== run 1 ==
==> flow/design.v (excerpt) <==
module cpu_top(
    input wire clk,
    input wire rst_n,
    input wire [31:0] rData,
    input wire [31:0] inst,
    output wire [31:0] pc,
    output wire [31:0] display,
    output wire [31:0] addr,
    output wire [31:0] wData,
    output wire wen,
    output wire [31:0] rdata_19
);
clock: 8.5 ns
lec_check: 0
abc_area: 1
cap_margin: 20
core_margin: 2
core_utilization: 40
cts_cluster_diameter: 27
max_routing_layer: met4
slew_margin: 20
run.sh (not shown) runs the stock make flow with config.mk's settings and CLKGATE_MAP_FILE=.
Run 1: full flow OK, the timing, DRC and antenna checks passed
Inputs modified between run 1 and run 2:
- CTS_CLUSTER_DIAMETER: 27 -> unset
- SETUP_SLACK_MARGIN: unset -> -0.55
- MAX_ROUTING_LAYER: met4 -> unset
- CORE_UTILIZATION: 40 -> 52
- the clock period (ns, I/O delays scaled along): 8.5 -> 5.8
Notes after the runs:
Against run 1, run 2 comes in 6 higher on length of the first detailed-routing pass in iterations.
STATUS run=run 2 STAGES=ALL_DONE FINAL_CHECKS=FAILED CAUSE=setup timing
Run 1 | status: complete | timing, DRC, antenna: pass
On synthesized instance count, run 1 and run 2 are basically level.
Run 2 vs. run 1: clock period minus final worst setup slack went down by 0.53 ns.
Relative to run 1, wire length after detailed routing has gone down in run 2.
Per the comparison of run 2 with run 1, chip footprint shows a reduction of 48,000 sq um; worst path required time shows a reduction of 2.76 ns; pin count of the biggest net entering global routing shows a reduction of 0.61%.
Run 2 vs run 1, highest signal layer in the routed design: met5 vs met4
The inputs of run 3 differ from those of run 2 as listed below.
- removing ABC_AREA (formerly 1)
- removing SETUP_SLACK_MARGIN (formerly -0.55)
- changing CORE_UTILIZATION from 52 to 30
- setting PLACE_DENSITY to 0.38 for the first time
- changing the clock period (ns, I/O delays scaled along) from 5.8 to 7.41
==> results <==
- Summary of run 3 over run 2: minimum period implied by the final worst setup slack grew by 0.36 ns; row count picked up an extra 43; inverter count lost 756; total cell area reported by yosys after synthesis went down by about 2.6%; antenna cell count saw an increase.
- The design area of run 3 was inferior to that of run 2.
- Lower number of detailed-route iterations in the first pass goes to run 3 over run 2.
- The sequential power in run 2 is 1.3 times that in run 3.
- No stage failed in run 3, and the final checks on the layout all came back clean.
- Of the two values seen for kind of path behind the tightest hold check, input pin to asynchronous set/reset pin was produced by run 2 and flip-flop to flip-flop by run 3.
- From run 2 to run 3 the numbers moved as follows: critical path required time grew by 1.63 ns; switching part of the total shrank by 0.30 points; share of synthesized cell area in full adder, half adder and majority cells held steady.
The following lists how run 4 was set up differently from run 3:
- swapping 30 for 10 in CORE_UTILIZATION
- swapping 7.41 for 8.51 in the clock period (ns, I/O delays scaled along)
==> results <==
- Count of buffers not belonging to the clock network in the layout sits lower in run 4 than in run 3.
- The cell area of run 4 was inferior to that of run 3.
- Higher wire length goes to run 3 over run 4.
- [run 4 vs run 3] global-route usage: lower in run 4
- Post-synthesis chip area from yosys came out exactly the same in run 4 and run 3.
- Min maximum frequency from static timing analysis across run 4 and run 3: run 4
- On logic depth of the worst path, buffers included, the lower figure sits with run 3, not run 4.
- When the final numbers for run 4 and run 3 were put side by side, the final antenna diode count turned out to be greater in run 3.
- Comparing the two runs side by side, run 4 comes out ahead of run 3 on via count.
- Relative to run 3, the worst setup slack of run 4 is higher by 0.56 ns.
- Compared with run 3, run 4 shows final-layout worst hold slack higher by 0.012 ns.
Modified inputs, run 5 compared to run 4
- swapping 10 for 40 in CORE_UTILIZATION
- putting SETUP_SLACK_MARGIN at 1.12 where nothing was set
- putting ABC_AREA at 1 where nothing was set
- swapping 8.51 for 4.14 in the clock period (ns, I/O delays scaled along)
[summary]
- Every stage of run 5 finished as expected; the final checks, on the other hand, flagged setup timing, which means the layout fails.
- Comparing run 4 and run 5, the higher wire length was measured on run 4.
- Power (run 5 vs. run 4) increases by more than 100%
- Total routing usage reported by global routing for run 5: 37 points up relative to run 4
- Between run 5 and run 4, it is run 5 whose sequential share of layout area is lower, by 3.3 points.
- From run 4 to run 5 the numbers moved as follows: total clock network power grew by 100%, smallest setup slack after layout fell 1.58 ns, die span in x went down, met3 demand-to-capacity share in global routing rose by 9.2 points.
- The number of global-route vias before repair number comes out higher for run 5 vs run 4.
- The run showing the smaller number of tapcells is run 5.
[inputs] run 6 vs run 5
- SETUP_SLACK_MARGIN: 1.12 -> unset
- CORE_UTILIZATION: 40 -> 66
- PLACE_DENSITY: 0.38 -> unset
- ABC_AREA: 1 -> unset
- the clock period (ns, I/O delays scaled along): 4.14 -> 5.89
## What came out
Relative to run 5, run 6 improves placement-stage worst setup slack.
Synthesized cell count in run 6 is about 30% lower than in run 5
Tool error GRT-0116 stopped run 6 during global routing; no final results.
Looking at number of cells in the design after placement, run 6 sits about 37% lower than run 5 does.

## run A
cpu_top again, from the RTL that the note above started with.
clock: 7.18 ns
lec_check: 0
abc_area: 0
cap_margin: 20
core_margin: 2
core_utilization: 67
gpl_timing_driven: 0
max_routing_layer: met5
min_routing_layer: met2
place_density: 0.72
setup_slack_margin: -0.07
slew_margin: 20
Run A: aborted in 5_1_grt (tool error)
The inputs of run B differ from those of run A as listed below.
Settings: ABC_AREA: 0 -> 1; CORE_UTILIZATION: 67 -> 52; PLACE_DENSITY: 0.72 -> 0.38; MIN_ROUTING_LAYER: met2 -> unset; GPL_TIMING_DRIVEN: 0 -> unset; MAX_ROUTING_LAYER: met5 -> unset; SETUP_SLACK_MARGIN: -0.07 -> unset; CTS_CLUSTER_SIZE: unset -> 96; the clock period (ns, I/O delays scaled along): 7.18 -> 4.54.
==> comparison <==
The lower number of nets at floorplan came out of run A.
XOR/XNOR share of the synthesized area in run B vs run A: down 0.46 points
The higher die height of run B and run A is in run B.
Complete run, failing final checks: run B, reason setup timing.
Of run B and run A, the lower mean area per synthesized cell belongs to run B.
Changes observed in run B relative to run A: synthesis area per yosys went up about 2.7%, synthesized-area fraction occupied by and/or/nand/nor cells grew by 16 points, number of distinct library cell variants in the gate-level netlist after synthesis moved down, detailed-placement wirelength estimate grew by about 10%, synthesized cell count grew by 3254.
## Diff of input files: run C against run B
Settings: ABC_AREA no longer set, was 1; SETUP_SLACK_MARGIN now 1.04, previously not set; CORE_UTILIZATION now 58, was 52; CTS_CLUSTER_SIZE no longer set, was 96; the clock period (ns, I/O delays scaled along) now 5.81, was 4.54.
### Flow results
When the final numbers for run B and run C were put side by side, the instance count of the mapped netlist turned out to be greater in run B.
Comparing run B and run C, floorplan die height is higher on run B.
Comparing the two runs side by side, run C comes out ahead of run B on floorplan die area.
Run C vs run B — xor-xnor portion of the synthesized cell area rose 0.46 points.
Core box area: run C better than run B
Of the runs run B and run C, none of them finished clean.
Run C did not finish: a tool error stopped it during 5_1_grt.
Completing all stages was not enough for run B: its layout failed the final checks because of setup timing.
From run B to run C the numbers moved as follows: per-instance average area after synthesis moved up, synthesized area moved down, chip area from the yosys synthesis statistics moved down, post-placement cell area moved down, floorplan-stage core utilization moved up.
Edits applied to the flow inputs when going from run C to run D:
Settings: putting ABC_AREA at 1 where nothing was set; swapping 58 for 51 in CORE_UTILIZATION; clearing SETUP_SLACK_MARGIN, which used to be 1.04; putting TNS_END_PERCENT at 10 where nothing was set; swapping 5.81 for 4.61 in the clock period (ns, I/O delays scaled along).
==> comparison <==
Run D finished all stages; however, its layout fails the closing checks, the failures being setup timing.
The number of placed instances, taps included of run D exceeds that of run C by 42%.
[compare] base=run C new=run D: area fraction in full adders, half adders and majority gates level; die area now sits higher; yosys synthesis chip area now sits higher.

Starting RTL as in the previous note.
Settings: LEC_CHECK=0, ABC_AREA=1, CAP_MARGIN=20, CORE_MARGIN=2, CORE_UTILIZATION=66, CTS_CLUSTER_DIAMETER=354, CTS_CLUSTER_SIZE=98, PLACE_DENSITY=0.36, SETUP_SLACK_MARGIN=1.36, SLEW_MARGIN=20, TNS_END_PERCENT=15; clock period 4.74 ns.
The starting point did not get past global routing (5_1_grt) (GRT-0116).
Then changed:
ABC_AREA = unset   (was 1)
CORE_UTILIZATION = 71   (was 66)
CTS_CLUSTER_DIAMETER = unset   (was 354)
CTS_CLUSTER_SIZE = unset   (was 98)
PLACE_DENSITY = 0.38   (was 0.36)
SETUP_SLACK_MARGIN = unset   (was 1.36)
TNS_END_PERCENT = unset   (was 15)
clock period = 7.41 ns   (was 4.74 ns; I/O delays follow)
=>
- The changed run stopped in global routing (5_1_grt) with GRT-0116
- area after synthesis drops by a few percent
- synthesized cell count drops by a quarter to a third
- die area drops by roughly a tenth
Then changed:
CORE_UTILIZATION = 58   (was 71)
CTS_CLUSTER_SIZE = 46   (was unset)
PLACE_DENSITY = unset   (was 0.38)
SETUP_SLACK_MARGIN = -0.29   (was unset)
clock period = 4.34 ns   (was 7.41 ns; I/O delays follow)
=> The changed run ended with an error in global routing (5_1_grt). Die size grows by 22%. Area after synthesis is unchanged. Synthesized cell count is unchanged.
Then changed:
CORE_UTILIZATION = 40   (was 58)
CTS_CLUSTER_SIZE = unset   (was 46)
PLACE_DENSITY = 0.38   (was unset)
SETUP_SLACK_MARGIN = unset   (was -0.29)
clock period = 5.83 ns   (was 4.34 ns; I/O delays follow)
After rerunning: Now the flow finished but failed the layout checks on setup timing. Die size rises by 44%. Synthesized area stays the same. Synthesized cell count stays the same.

Starting RTL as in the previous note.
Settings: LEC_CHECK=0, ABC_AREA=0, CAP_MARGIN=40, CELL_PAD_IN_SITES_GLOBAL_PLACEMENT=2, CORE_MARGIN=2, CORE_UTILIZATION=40, CTS_CLUSTER_DIAMETER=27, GPL_ROUTABILITY_DRIVEN=0, HOLD_SLACK_MARGIN=-0.05, MAX_ROUTING_LAYER=met4, SLEW_MARGIN=20; clock period 8.5 ns.
Rerun with:
CELL_PAD_IN_SITES_DETAIL_PLACEMENT = 2   (was default)
SETUP_SLACK_MARGIN = -0.36   (was default)
SLEW_MARGIN = 0   (was 20)
Effect: Routed wire length climbs by 9.7%; power is about the same; clock skew goes down by 0.036 ns; die area does not change; count of clock-buffer cells in the layout goes down by 4; first-iteration DRC count shrinks by 1.1%; setup slack loses 0.40 ns; via count climbs by 4.7%; fmax falls by 5.5%.
Rerun with:
ABC_AREA = default   (was 0)
CAP_MARGIN = 20   (was 40)
CELL_PAD_IN_SITES_DETAIL_PLACEMENT = default   (was 2)
CELL_PAD_IN_SITES_GLOBAL_PLACEMENT = default   (was 2)
CORE_UTILIZATION = 61   (was 40)
CTS_CLUSTER_DIAMETER = default   (was 27)
GPL_ROUTABILITY_DRIVEN = default   (was 0)
HOLD_SLACK_MARGIN = default   (was -0.05)
SETUP_SLACK_MARGIN = 1.58   (was -0.36)
SLEW_MARGIN = 20   (was 0)
clock period = 6.28 ns   (was 8.5 ns; I/O delays follow)
After rerunning: With this change the flow aborted during global routing. Die area is lower by about 34%. Synthesized area is unchanged. Synthesized cell count is unchanged.
Rerun with:
CORE_UTILIZATION = 30   (was 61)
MAX_ROUTING_LAYER = default   (was met4)
PLACE_DENSITY = 0.38   (was default)
SETUP_SLACK_MARGIN = default   (was 1.58)
clock period = 8.5 ns   (was 6.28 ns; I/O delays follow)
The new run completed without violations.
Area after synthesis does not change.
Die area rose by 100%.
Synthesized cell count stays the same.

Starting RTL as in the previous note.
## cpu_top
module cpu_top(
    input wire clk,
    input wire rst_n,
    input wire [31:0] rData,
    input wire [31:0] inst,
    output wire [31:0] pc,
    output wire [31:0] display,
    output wire [31:0] addr,
    output wire [31:0] wData,
    output wire wen,
    output wire [31:0] rdata_19
);
Settings: LEC_CHECK=0, ABC_AREA=1, CAP_MARGIN=35, CELL_PAD_IN_SITES_DETAIL_PLACEMENT=0, CORE_MARGIN=2, CORE_UTILIZATION=72, CTS_CLUSTER_DIAMETER=342, CTS_CLUSTER_SIZE=15, MAX_ROUTING_LAYER=met5, PLACE_DENSITY_LB_ADDON=0.06, SETUP_SLACK_MARGIN=1.03, SLEW_MARGIN=20; clock period 7.89 ns.
The baseline stopped in global routing (5_1_grt).
Rerun with:
Settings changed: ABC_AREA 1 to 0, CORE_UTILIZATION 72 to 49, CTS_CLUSTER_DIAMETER 342 to unset, CTS_CLUSTER_SIZE 15 to unset, HOLD_SLACK_MARGIN set to 0.09, PLACE_DENSITY_LB_ADDON 0.06 to 0.01, SETUP_SLACK_MARGIN 1.03 to -0.96.
Clock period 7.89 ns to 12.7 ns, I/O delays scaled along.
The changed run completed with no timing, DRC or antenna violations.
Synthesized area goes down by 2.6%.
Synthesized cell count drops by 30%.
Die size climbs by 43%.
Rerun with:
Settings changed: ABC_AREA 0 to 1, CORE_UTILIZATION 49 to 72, HOLD_SLACK_MARGIN 0.09 to unset, PLACE_DENSITY_LB_ADDON 0.01 to 0.06, SETUP_SLACK_MARGIN -0.96 to unset.
Clock period 12.7 ns to 7.89 ns, I/O delays scaled along.
=>
- This time the run died in global routing (5_1_grt)
- die area goes down by 30%
- synthesized area goes up by 2.7%
- synthesized cell count goes up by 42%
Rerun with:
Settings changed: ABC_AREA 1 to unset, CAP_MARGIN 35 to 20, CELL_PAD_IN_SITES_DETAIL_PLACEMENT 0 to unset, CORE_UTILIZATION 72 to 40, MAX_ROUTING_LAYER met5 to unset, PLACE_DENSITY set to 0.38, PLACE_DENSITY_LB_ADDON 0.06 to unset.
Clock period 7.89 ns to 4.12 ns, I/O delays scaled along.
=> Now the flow produced a layout that fails on setup timing. Area after synthesis falls by 2.6%. Synthesized cell count decreases by 30%. Die size is higher by 74%.

## west
Starting RTL as in the previous note.
clock: 7.89 ns
lec_check: 0
abc_area: 1
cap_margin: 35
cell_pad_in_sites_detail_placement: 0
core_aspect_ratio: 0.92
core_margin: 2
core_utilization: 72
cts_cluster_diameter: 91
max_routing_layer: met5
place_density_lb_addon: 0.06
setup_slack_margin: 1.12
slew_margin: 20
Flow for west halted at 5_1_grt, error code GRT-0116.
> inputs changed (west -> south)
# west
export LEC_CHECK = 0
export ABC_AREA = 1
export CAP_MARGIN = 35
export CELL_PAD_IN_SITES_DETAIL_PLACEMENT = 0
export CORE_ASPECT_RATIO = 0.92
export CORE_MARGIN = 2
export CORE_UTILIZATION = 72
export CTS_CLUSTER_DIAMETER = 91
export MAX_ROUTING_LAYER = met5
export PLACE_DENSITY_LB_ADDON = 0.06
export SETUP_SLACK_MARGIN = 1.12
export SLEW_MARGIN = 20
create_clock -name core_clock -period 7.89 [get_ports {clk}]
# south
export LEC_CHECK = 0
export ABC_AREA = 1
export CAP_MARGIN = 35
export CELL_PAD_IN_SITES_DETAIL_PLACEMENT = 0
export CORE_ASPECT_RATIO = 0.9
export CORE_MARGIN = 2
export CORE_UTILIZATION = 72
export MAX_ROUTING_LAYER = met5
export PLACE_DENSITY = 0.36
export SETUP_SLACK_MARGIN = 2.29
export SLEW_MARGIN = 20
create_clock -name core_clock -period 7.89 [get_ports {clk}]
## What came out
Going from west to south, CTS H-tree depth shows no meaningful change, core utilization before placement shows a reduction of 0.23 points, die area shows no meaningful change, number of resized instances in the post-cts repair step shows an increase of 3.
Status for west and south: no clean run
south is listed as incomplete: the tool reported an error in 5_1_grt and the run ended there.
Re routability congestion estimate: south is 2.7% down on west.
Going from west to south, the die span in y was found to have gone down by about 1.1%.

Starting RTL as in the previous note.
==> flow/design.v (excerpt) <==
module cpu_top(
    input wire clk,
    input wire rst_n,
    input wire [31:0] rData,
    input wire [31:0] inst,
    output wire [31:0] pc,
    output wire [31:0] display,
    output wire [31:0] addr,
    output wire [31:0] wData,
    output wire wen,
    output wire [31:0] rdata_19
);
wire [31:0] rdata_19_out;
assign rdata_19 = rdata_19_out;
assign display = inst;
wire [31:0] npc;
wire npc_op;
wire [31:0] pc_4;
wire [2:0] sext_op;
wire [31:0] ext;
wire rf_we;
wire [31:0] regData_1;
wire [31:0] regData_2;
wire [31:0] regData_wb;
wire brun;
wire breq;
wire brlt;
wire bsel;
wire asel;
wire [31:0] alu_a;
wire [31:0] alu_b;
wire [31:0] alu_c;
wire [3:0] alu_op;
wire dram_we;
wire [31:0] dram_rd;
wire [1:0] wbsel;
assign alu_a = (Asel_EX_con==1)?rD1_EX_con:pc_EX_con;
assign alu_b = (Bsel_EX_con==1)?ext_EX_con:rD2_EX_con;
assign regData_wb = (WBsel_MEM_con==0)?pc4_MEM_con:((WBsel_MEM_con==1)?c_MEM_con:dram_rd);
assign addr=c_MEM_con;
assign wData=rD2_MEM_con;
assign wen = Dram_we_MEM_con;
  ...
clock: 5.41 ns
lec_check: 0
abc_area: 1
cap_margin: 20
cell_pad_in_sites_detail_placement: 2
cell_pad_in_sites_global_placement: 3
core_aspect_ratio: 0.77
core_margin: 2
core_utilization: 52
cts_cluster_diameter: 215
cts_cluster_size: 43
gpl_routability_driven: 1
max_routing_layer: met4
min_routing_layer: met1
place_density_lb_addon: 0.26
setup_slack_margin: 0.55
slew_margin: 25
tns_end_percent: 45
The baseline ended with an error in global placement without I/O, error FLW-0024.
Next try:
CELL_PAD_IN_SITES_DETAIL_PLACEMENT = 1   (was 2)
CELL_PAD_IN_SITES_GLOBAL_PLACEMENT = default   (was 3)
CORE_ASPECT_RATIO = default   (was 0.77)
CTS_CLUSTER_DIAMETER = 353   (was 215)
GPL_ROUTABILITY_DRIVEN = 0   (was 1)
MIN_ROUTING_LAYER = met2   (was met1)
TNS_END_PERCENT = default   (was 45)
clock period = 8.5 ns   (was 5.41 ns; I/O delays follow)
Effect: This time the run stopped in global routing. Die size hardly moves. Synthesized cell count stays the same. Synthesized area is unchanged.
Next try:
CELL_PAD_IN_SITES_DETAIL_PLACEMENT = 2   (was 1)
CORE_ASPECT_RATIO = 0.77   (was default)
GPL_ROUTABILITY_DRIVEN = 1   (was 0)
MIN_ROUTING_LAYER = met1   (was met2)
TNS_END_PERCENT = 75   (was default)
clock period = 5.41 ns   (was 8.5 ns; I/O delays follow)
The new run never finished: it broke off in detailed placement; die size stays flat; synthesized area is unchanged; synthesized cell count stays the same.
No activity file was given, so power comes from the tool's default toggle rates.
